## multicycle_arithmetic
module multicycle_arithmetic(
    input clk, rst, start, 
    input [1:0] op, 
    input [7:0] a, b, 
    output reg done, 
    output reg [15:0] result
);
Size in the first run: roughly 1400 cells after synthesis, ~24 flip-flops, ~38 I/O pins.
Settings: LEC_CHECK=0, ABC_AREA=1, CAP_MARGIN=5, CORE_MARGIN=2, CORE_UTILIZATION=72, CTS_CLUSTER_DIAMETER=197, CTS_CLUSTER_SIZE=44, PLACE_DENSITY_LB_ADDON=0.27, SLEW_MARGIN=20; clock period 15.6 ns.
run.sh (not shown) runs the stock make flow with config.mk's settings and CLKGATE_MAP_FILE=.
The starting point stopped in detailed placement.
Next try:
- ABC_AREA: 1 -> not set
- CAP_MARGIN: 5 -> 20
- CORE_UTILIZATION: 72 -> 40
- CTS_CLUSTER_DIAMETER: 197 -> not set
- CTS_CLUSTER_SIZE: 44 -> not set
- PLACE_DENSITY_LB_ADDON: 0.27 -> not set
- SETUP_SLACK_MARGIN: not set -> 5.0
- clock period: 15.6 -> 34.5 ns (I/O delays scaled with it)
Effect:
- With this change the flow completed with no timing, DRC or antenna violations
- area after synthesis shrinks by about 1.6%
- die area came out higher by 74%
- synthesized cell count falls by about 17%
Next try:
- ABC_AREA: not set -> 1
- CORE_UTILIZATION: 40 -> 61
- CTS_CLUSTER_DIAMETER: not set -> 322
- CTS_CLUSTER_SIZE: not set -> 98
- SETUP_SLACK_MARGIN: 5.0 -> not set
- clock period: 34.5 -> 19.1 ns (I/O delays scaled with it)
Outcome: Now the flow aborted during clock tree synthesis; area after synthesis came out higher by 1.6%; die area decreases by 33%; synthesized cell count goes up by 21%.
Next try:
- ABC_AREA: 1 -> not set
- CORE_UTILIZATION: 61 -> 40
- CTS_CLUSTER_DIAMETER: 322 -> not set
- CTS_CLUSTER_SIZE: 98 -> not set
- clock period: 19.1 -> 35.0 ns (I/O delays scaled with it)
With this change the flow finished clean.
Synthesized area drops by 1.6%.
Synthesized cell count falls by 17%.
Die area rises by about 50%.
Next try:
- ABC_AREA: not set -> 1
- CAP_MARGIN: 20 -> 25
- CELL_PAD_IN_SITES_DETAIL_PLACEMENT: not set -> 2
- CORE_UTILIZATION: 40 -> 60
- CTS_CLUSTER_SIZE: not set -> 33
- PLACE_DENSITY_LB_ADDON: not set -> 0.26
- SLEW_MARGIN: 20 -> 15
Effect:
- This time the run died in detailed placement
- synthesized area increases slightly
- die area goes down by a quarter to a third
- synthesized cell count increases by about a fifth

== the baseline ==
multicycle_arithmetic again, from the RTL that the note above started with.
export LEC_CHECK = 0
export ABC_AREA = 1
export CAP_MARGIN = 5
export CORE_MARGIN = 2
export CORE_UTILIZATION = 72
export CTS_CLUSTER_DIAMETER = 197
export CTS_CLUSTER_SIZE = 67
export PLACE_DENSITY = 0.36
export SETUP_SLACK_MARGIN = 0.42
export SLEW_MARGIN = 20
create_clock -name core_clock -period 15.6 [get_ports {clk}]
As the logs show, the baseline stopped at detailed placement (3_5_place_dp) after a tool error, so it never reached the end of the flow.
What the candidate does differently from the baseline at the input level:
Settings: SETUP_SLACK_MARGIN no longer set, was 0.42; CTS_CLUSTER_SIZE no longer set, was 67; ABC_AREA no longer set, was 1; CTS_CLUSTER_DIAMETER no longer set, was 197; PLACE_DENSITY no longer set, was 0.36; CAP_MARGIN now 20, was 5; CORE_UTILIZATION now 15, was 72; the clock period (ns, I/O delays scaled along) now 35.7, was 15.6.
Notes after the runs:
Taking the candidate as 1.0, the baseline lands at 1.2 on synthesized cell count. Re width of the chip: the candidate is 110% up on the baseline. Row count sits higher in the candidate than in the baseline. Taking the baseline as the reference, in the candidate basic-gate share of the synthesized area counting and, or, nand and nor cells fell by 9.9 points, placer congestion estimate fell by about 14%, mapped cell area fell by about 1.6%. The baseline reports its biggest combinational cell group after synthesis as simple AND/OR/NAND/NOR gates while the candidate reports adder cells. The candidate ran to completion and came out clean on the timing, DRC and antenna checks.

exp/indigo:
The RTL this note starts from:
==> flow/design.v <==
module multicycle_arithmetic(
    input clk, rst, start, 
    input [1:0] op, 
    input [7:0] a, b, 
    output reg done, 
    output reg [15:0] result
);
    reg [2:0] state;
    parameter IDLE = 3'b000, LOAD = 3'b001, ADD = 3'b010, SUB = 3'b011, 
              MUL = 3'b100, DIV = 3'b101, DONE = 3'b110;
    always @(posedge clk or posedge rst) begin
        if (rst) begin
            state <= IDLE;
            done <= 0;
            result <= 0;
        end else begin
            case (state)
                IDLE: begin
                    done <= 0;
                    if (start) state <= LOAD;
                end
                LOAD: begin
                    case (op)
                        2'b00: state <= ADD;
                        2'b01: state <= SUB;
                        2'b10: state <= MUL;
                        2'b11: state <= DIV;
                        default: state <= DONE;
                    endcase
                end
                ADD: begin
                    result <= a + b;
                    state <= DONE;
                end
                SUB: begin
                    result <= a - b;
                    state <= DONE;
                end
                MUL: begin
                    result <= a * b;
                    state <= DONE;
                end
                DIV: begin
                    result <= (b != 0) ? a / b : 16'hFFFF;  
                    state <= DONE;
                end
                DONE: begin
                    done <= 1;
                    state <= IDLE;
                end
                default: state <= IDLE;
            endcase
        end
    end
endmodule
Settings: LEC_CHECK=0, CAP_MARGIN=20, CORE_MARGIN=2, CORE_UTILIZATION=40, SLEW_MARGIN=20; clock period 34.5 ns.
exp/indigo completed every stage of the flow, and the final layout passed the timing, DRC and antenna checks.
What exp/raven does differently from exp/indigo at the input level:
Settings: CORE_UTILIZATION changed from 40 to 58; the clock period (ns, I/O delays scaled along) changed from 34.5 to 19.1.
==> comparison <==
- exp/raven did not finish: a tool error stopped it during global routing (5_1_grt).
- Compared with exp/indigo, in exp/raven horizontal extent of the die fell by 26 um; die area fell by 30%; total placed cells including tap cells rose by about 11%; instance area at placement rose by 19%.
- Sort exp/raven and exp/indigo by initial cell density of the core desc -> top: exp/raven
- As far as post-synth tally of flip-flops with integrated enable goes, exp/indigo and exp/raven are indistinguishable; the numbers are identical.
> inputs changed (exp/raven -> exp/garnet)
Settings: HOLD_SLACK_MARGIN: unset -> -0.08; CORE_UTILIZATION: 58 -> 26; CTS_CLUSTER_SIZE: unset -> 15; the clock period (ns, I/O delays scaled along): 19.1 -> 35.0.
[summary]
Among exp/raven and exp/garnet, the run that stopped before the end is exp/raven, and it is the only one.
In the summary table, exp/raven is marked failed, with error GRT-0232 raised in global routing (5_1_grt).
~same number of register bits inferred by synthesis in exp/raven and exp/garnet
Xor/xnor share of the synthesized area: exp/garnet vs exp/raven — no meaningful difference
Diff exp/garnet..exp/raven | proportion of synthesized flip-flops having asynchronous set or reset | unchanged
Diff exp/garnet..exp/raven | synthesized area | negligible
Looking at initial core utilization across exp/raven and exp/garnet, the one that comes out higher is exp/raven.
Looking at exp/raven and exp/garnet, the count of distinct cell types in the synthesized netlist is a wash.
Input-level comparison between exp/delta and exp/garnet:
Settings: SLEW_MARGIN now 15, was 20; CORE_MARGIN now 7, was 2; CAP_MARGIN now 40, was 20; CORE_UTILIZATION now 56, was 26; HOLD_SLACK_MARGIN no longer set, was -0.08; CELL_PAD_IN_SITES_DETAIL_PLACEMENT now 2, previously not set; PLACE_DENSITY_LB_ADDON now 0.19, previously not set; ABC_AREA now 1, previously not set; SETUP_SLACK_MARGIN now 3.9, previously not set; GPL_ROUTABILITY_DRIVEN now 1, previously not set; CTS_CLUSTER_SIZE now 33, was 15.
--- outcome ---
- Stage in which a tool error killed exp/delta: detailed placement (3_5_place_dp).
- Diff exp/garnet -> exp/delta | area after synthesis | increase of about 1.6%
- Taking exp/garnet as the reference point, the chip area estimate from yosys synthesis of exp/delta rises by 1.6%.
- When exp/delta is set beside exp/garnet, its height of the die turns out to be 25% smaller.
- Diff exp/garnet -> exp/delta: fraction of the mapped netlist area in simple logic gates went up by 9.9 points; number of rows in the core area went down 32%.
- Gate count of the mapped netlist for exp/delta: 21% up relative to exp/garnet
- Taking exp/garnet as 1.0, exp/delta lands at 0.843 on synthesized area per cell.
- Compare exp/garnet and exp/delta | routability congestion estimate lower: exp/delta
